==> inputs of 06-27 <==
==> flow/design.v (excerpt) <==
module pixel_sort_asc (
	 input clk, reset, soft_rst,
	 input enable, 
	 input      [15:0] Pixel_in1, Pixel_in2, Pixel_in3, Pixel_in4 , Pixel_in5 , Pixel_in6, Pixel_in7, Pixel_in8,
	 output reg [15:0] Pixel_out1, Pixel_out2, Pixel_out3, Pixel_out4 , Pixel_out5 , Pixel_out6, Pixel_out7, Pixel_out8,    output reg valid_out
);
export LEC_CHECK = 0
export CAP_MARGIN = 20
export CORE_ASPECT_RATIO = 0.5
export CORE_MARGIN = 2
export CORE_UTILIZATION = 38
export CTS_CLUSTER_DIAMETER = 310
export CTS_CLUSTER_SIZE = 32
export HOLD_SLACK_MARGIN = -0.09
export SETUP_SLACK_MARGIN = -2.0
export SLEW_MARGIN = 20
export TNS_END_PERCENT = 10
create_clock -name core_clock -period 38.0 [get_ports {clk}]
run.sh (not shown) runs the stock make flow with config.mk's settings and CLKGATE_MAP_FILE=.
==> 09-01 (differences from 06-27) <==
CELL_PAD_IN_SITES_GLOBAL_PLACEMENT = 1   (was default)
CORE_ASPECT_RATIO = 0.78   (was 0.5)
CORE_UTILIZATION = 40   (was 38)
CTS_CLUSTER_DIAMETER = default   (was 310)
CTS_CLUSTER_SIZE = default   (was 32)
HOLD_SLACK_MARGIN = default   (was -0.09)
MIN_ROUTING_LAYER = met2   (was default)
PLACE_DENSITY_LB_ADDON = 0.11   (was default)
SETUP_SLACK_MARGIN = 1.0   (was -2.0)
SLEW_MARGIN = 0   (was 20)
TNS_END_PERCENT = default   (was 10)
==> 03-22 (differences from 06-27) <==
ABC_AREA = 1   (was default)
CORE_ASPECT_RATIO = default   (was 0.5)
CORE_UTILIZATION = 65   (was 38)
CTS_CLUSTER_DIAMETER = 350   (was 310)
CTS_CLUSTER_SIZE = 93   (was 32)
HOLD_SLACK_MARGIN = default   (was -0.09)
PLACE_DENSITY = 0.36   (was default)
SETUP_SLACK_MARGIN = -1.88   (was -2.0)
TNS_END_PERCENT = default   (was 10)
==> flow/constraint.sdc (replaced) <==
create_clock -name core_clock -period 29.3 [get_ports {clk}]
set_input_delay 5.8600 -clock core_clock [delete_from_list [all_inputs] [get_ports {clk}]]
set_output_delay 5.8600 -clock core_clock [all_outputs]
set_load 0.01 [all_outputs]
==> impl_metrics.toml <==
# flow metrics
[finish]
inv_count = 279

[sta]
setup_viol = 32
setup_ws_ns = -0.155

[worst_setup_path]
crit_path_start = "Pixel_in2[11]"

[outcome]
violations = "negative setup slack"
status = "finished with violations"
-- figures above: 06-27

==> impl_metrics.toml <==
# yosys + openroad results
[outcome]
failing_step = "global routing (5_1_grt)"
tool.error = "[ERROR GRT-0232] Routing congestion too high. Check the congestion heatmap in the GUI."
status = "stopped before the end"

[clocking]
cts_root_buf = "clkbuf_16"

[global_routing]
grt_use_met1_pct = 0
-- figures above: 09-01

==> impl_metrics.toml <==
# flow metrics
[outcome]
status = "finished with violations"
violations = "negative setup slack"

[place]
hpwlAfterDp_mm = 59.2

[sta]
setup_viol = 32
setup_ws_ns = -0.331

[worst_setup_path]
crit_path_start = "Pixel_in1[9]"
end_kind = "flip-flop"

[synthesis]
syn_area_per_cell_um2 = 5.87

[finish]
inv_count = 414
-- figures above: 03-22


* * *

==> v38 <==
pixel_sort_asc again, from the RTL that the note above started with.
==> flow/config.mk <==
export PLATFORM = sky130hd
export DESIGN_NAME = pixel_sort_asc
export DESIGN_NICKNAME = pixel_sort_asc
export VERILOG_FILES = /design/flow/design.v
export SDC_FILE = /design/flow/constraint.sdc
export NUM_CORES = 4
export LEC_CHECK = 0
export CAP_MARGIN = 25
export CELL_PAD_IN_SITES_DETAIL_PLACEMENT = 1
export CELL_PAD_IN_SITES_GLOBAL_PLACEMENT = 0
export CORE_MARGIN = 9
export CORE_UTILIZATION = 43
export CTS_CLUSTER_DIAMETER = 72
export GPL_ROUTABILITY_DRIVEN = 0
export GPL_TIMING_DRIVEN = 1
export MIN_ROUTING_LAYER = met1
export SETUP_SLACK_MARGIN = -0.91
export SLEW_MARGIN = 10
export TNS_END_PERCENT = 75
==> flow/constraint.sdc <==
create_clock -name core_clock -period 36.9 [get_ports {clk}]
set_input_delay 7.3800 -clock core_clock [delete_from_list [all_inputs] [get_ports {clk}]]
set_output_delay 7.3800 -clock core_clock [all_outputs]
set_load 0.01 [all_outputs]
==> v18: changes against v38 <==
- CAP_MARGIN: 25 -> 20
- CELL_PAD_IN_SITES_DETAIL_PLACEMENT: 1 -> not set
- CELL_PAD_IN_SITES_GLOBAL_PLACEMENT: 0 -> not set
- CORE_MARGIN: 9 -> 2
- CORE_UTILIZATION: 43 -> 58
- CTS_CLUSTER_DIAMETER: 72 -> not set
- GPL_ROUTABILITY_DRIVEN: 0 -> not set
- GPL_TIMING_DRIVEN: 1 -> not set
- HOLD_SLACK_MARGIN: not set -> -0.09
- MIN_ROUTING_LAYER: met1 -> not set
- SETUP_SLACK_MARGIN: -0.91 -> 1.0
- SLEW_MARGIN: 10 -> 20
- TNS_END_PERCENT: 75 -> 5
==> flow/constraint.sdc (replaced) <==
create_clock -name core_clock -period 38.0 [get_ports {clk}]
set_input_delay 7.6000 -clock core_clock [delete_from_list [all_inputs] [get_ports {clk}]]
set_output_delay 7.6000 -clock core_clock [all_outputs]
set_load 0.01 [all_outputs]
==> qor summary <==
item                                                                               v18                       v38
Outcome                                                        complete, no violations           failed layout checks
Layout check failures                                                                -      negative setup slack
Number of tap instances                                                            532                       748
# nets final                                                                      4598                      4558
Maximum number of pins on one net before global-route repair                        74                        80
Die width                                                                       208 µm                    255 µm
Crit path DAT                                                                 37310 ps                  38120 ps
Number of global-route vias before repair                                        27347                     29643
Area of all placed cells without fillers                                     33000 µm²                 31500 µm²
Launching instance or port of the critical path                           Pixel_in1[0]              Pixel_in2[1]
Height of the die                                                               208 µm                    255 µm
Most frequent cell on the critical path                       sky130_fd_sc_hd__a21oi_2  sky130_fd_sc_hd__a21oi_1
Critical Path Fanout Max                                                            33                        18
Count of vias placed by the detailed router                                      30805                     30154
Comb/total area                                                                  67.2%                     66.2%
Final core utilization                                                           80.5%                     56.9%
Relative max-transition margin                                                   18.2%                     37.4%
Combinational Area                                                           22200 µm²                 20900 µm²
Placement-stage worst setup slack                                             -1920 ps                  -1910 ps
DR vias/cell                                                                      6.66                      6.28
Per-cell routed wire length                                                    21.7 µm                   23.5 µm

* * *

==> v28 <==
==> flow/design.v <==
module pixel_sort_asc (
	 input clk, reset, soft_rst,
	 input enable, 
	 input      [15:0] Pixel_in1, Pixel_in2, Pixel_in3, Pixel_in4 , Pixel_in5 , Pixel_in6, Pixel_in7, Pixel_in8,
	 output reg [15:0] Pixel_out1, Pixel_out2, Pixel_out3, Pixel_out4 , Pixel_out5 , Pixel_out6, Pixel_out7, Pixel_out8,    output reg valid_out
);
integer i, j;
reg [15:0] array [1:8]; 
reg [15:0] temp;
reg [15:0] in1, in2, in3, in4, in5, in6, in7, in8;
always @(posedge clk)
 begin
 if (reset)
     begin
	  in1 <= 0;
	  in2 <= 0; 
	  in3 <= 0; 
	  in4 <=	0;
	  in5 <=	0; 
	  in6 <=	0; 
	  in7 <=	0; 
	  in8 <=	0; 
	  valid_out <= 0; 
		 Pixel_out1 <= 0;
		 Pixel_out2 <= 0;
		 Pixel_out3 <= 0;
		 Pixel_out4 <= 0;
		 Pixel_out5 <= 0;
		 Pixel_out6 <= 0;
		 Pixel_out7 <= 0;
		 Pixel_out8 <= 0; 
	  end 
	  else if(soft_rst)
		 begin 
	    in1 <=  0;
		 in2 <=  0; 
	    in3 <=  0; 
	    in4 <=	0;
	    in5 <=	0; 
	    in6 <=	0; 
	    in7 <=	0; 
	    in8 <=	0; 
	    valid_out <= 0; 
		 Pixel_out1 <= 0;
		 Pixel_out2 <= 0;
		 Pixel_out3 <= 0;
		 Pixel_out4 <= 0;
		 Pixel_out5 <= 0;
		 Pixel_out6 <= 0;
		 Pixel_out7 <= 0;
		 Pixel_out8 <= 0; 
       end
		 else  if(enable)
		 begin
       valid_out <= 1;
		in1<= Pixel_in1;
		in2<= Pixel_in2; 
		in3<= Pixel_in3; 
		in4<= Pixel_in4;  
		in5<=	Pixel_in5; 
		in6<=	Pixel_in6; 
		in7<=	Pixel_in7; 
		in8<=	Pixel_in8; 
		 Pixel_out1 <= array[8];
		 Pixel_out2 <= array[7];
		 Pixel_out3 <= array[6];
		 Pixel_out4 <= array[5];
		 Pixel_out5 <= array[4];
		 Pixel_out6 <= array[3];
		 Pixel_out7 <= array[2];
		 Pixel_out8 <= array[1];
	  	end
		 else begin
		 valid_out <= 0;
		 in1 <=  0;
		 in2 <=  0; 
	    in3 <=  0; 
	    in4 <=	0;
	    in5 <=	0; 
	    in6 <=	0; 
	    in7 <=	0; 
	    in8 <=	0; 
		 Pixel_out1 <= 0;
		 Pixel_out2 <= 0;
		 Pixel_out3 <= 0;
		 Pixel_out4 <= 0;
		 Pixel_out5 <= 0;
		 Pixel_out6 <= 0;
		 Pixel_out7 <= 0;
		 Pixel_out8 <= 0; 
       end	
 end 
 always @(*)
  begin
 if (reset)
     begin
		 array[1] =  0; 
		 array[2] =	 0;
		 array[3] =  0;
		 array[4] =  0;
		 array[5] =  0;
		 array[6] =  0;
		 array[7] =  0;
		 array[8] =  0;
	  end 
	  else if(soft_rst)
		 begin 
	    array[1] =  0; 
		 array[2] =	 0;
		 array[3] =  0;
		 array[4] =  0;
		 array[5] =  0;
		 array[6] =  0;
		 array[7] =  0;
		 array[8] =  0;
	     end
	else  begin
			 array[1] =  Pixel_in1; 
			 array[2] =	 Pixel_in2;
			 array[3] =  Pixel_in3;
			 array[4] =  Pixel_in4;
			 array[5] =  Pixel_in5;
			 array[6] =  Pixel_in6;
			 array[7] =  Pixel_in7;
			 array[8] =  Pixel_in8;
 for ( i= 8; i>0; i=i-1) begin
		for(j=1; j<i; j=j+1) begin 
		 if (array[j] < array[j + 1])
          begin
            temp = array[j];
            array[j] = array[j + 1];
            array[j + 1] = temp;
				end
		   end
		end
	end
 end 
endmodule 
==> flow/run.sh <==
#!/bin/bash
# the make line also repeats each setting of config.mk as NAME=value (left out here)
make -C /OpenROAD-flow-scripts/flow DESIGN_CONFIG=/design/flow/config.mk WORK_HOME=/design/flow/orfs CLKGATE_MAP_FILE= finish
==> flow/config.mk <==
export PLATFORM = sky130hd
export DESIGN_NAME = pixel_sort_asc
export DESIGN_NICKNAME = pixel_sort_asc
export VERILOG_FILES = /design/flow/design.v
export SDC_FILE = /design/flow/constraint.sdc
export NUM_CORES = 4
export LEC_CHECK = 0
export CAP_MARGIN = 20
export CORE_MARGIN = 2
export CORE_UTILIZATION = 58
export PLACE_DENSITY = 0.65
export SETUP_SLACK_MARGIN = -1.88
export SLEW_MARGIN = 20
export TNS_END_PERCENT = 25
==> flow/constraint.sdc <==
create_clock -name core_clock -period 20.6 [get_ports {clk}]
set_input_delay 4.1200 -clock core_clock [delete_from_list [all_inputs] [get_ports {clk}]]
set_output_delay 4.1200 -clock core_clock [all_outputs]
set_load 0.01 [all_outputs]
==> v9 (differences from v28) <==
Settings changed: CORE_ASPECT_RATIO set to 0.5, CTS_CLUSTER_DIAMETER set to 54, CTS_CLUSTER_SIZE set to 14, PLACE_DENSITY 0.65 to unset, PLACE_DENSITY_LB_ADDON set to 0.3, SETUP_SLACK_MARGIN -1.88 to -2.0, TNS_END_PERCENT 25 to unset.
==> flow/constraint.sdc (replaced) <==
create_clock -name core_clock -period 38.0 [get_ports {clk}]
set_input_delay 7.6000 -clock core_clock [delete_from_list [all_inputs] [get_ports {clk}]]
set_output_delay 7.6000 -clock core_clock [all_outputs]
set_load 0.01 [all_outputs]
==> results <==
v9 produced a layout that fails on negative setup slack. v28 aborted during clock tree synthesis (4_1_cts) (DPL-0033). In synthesized area, v28 and v9 do not differ. Between v28 and v9, the lower die size is in v28 (gap about 0.23%, measured against v9). Synthesized cell count is the same in v28 and v9.
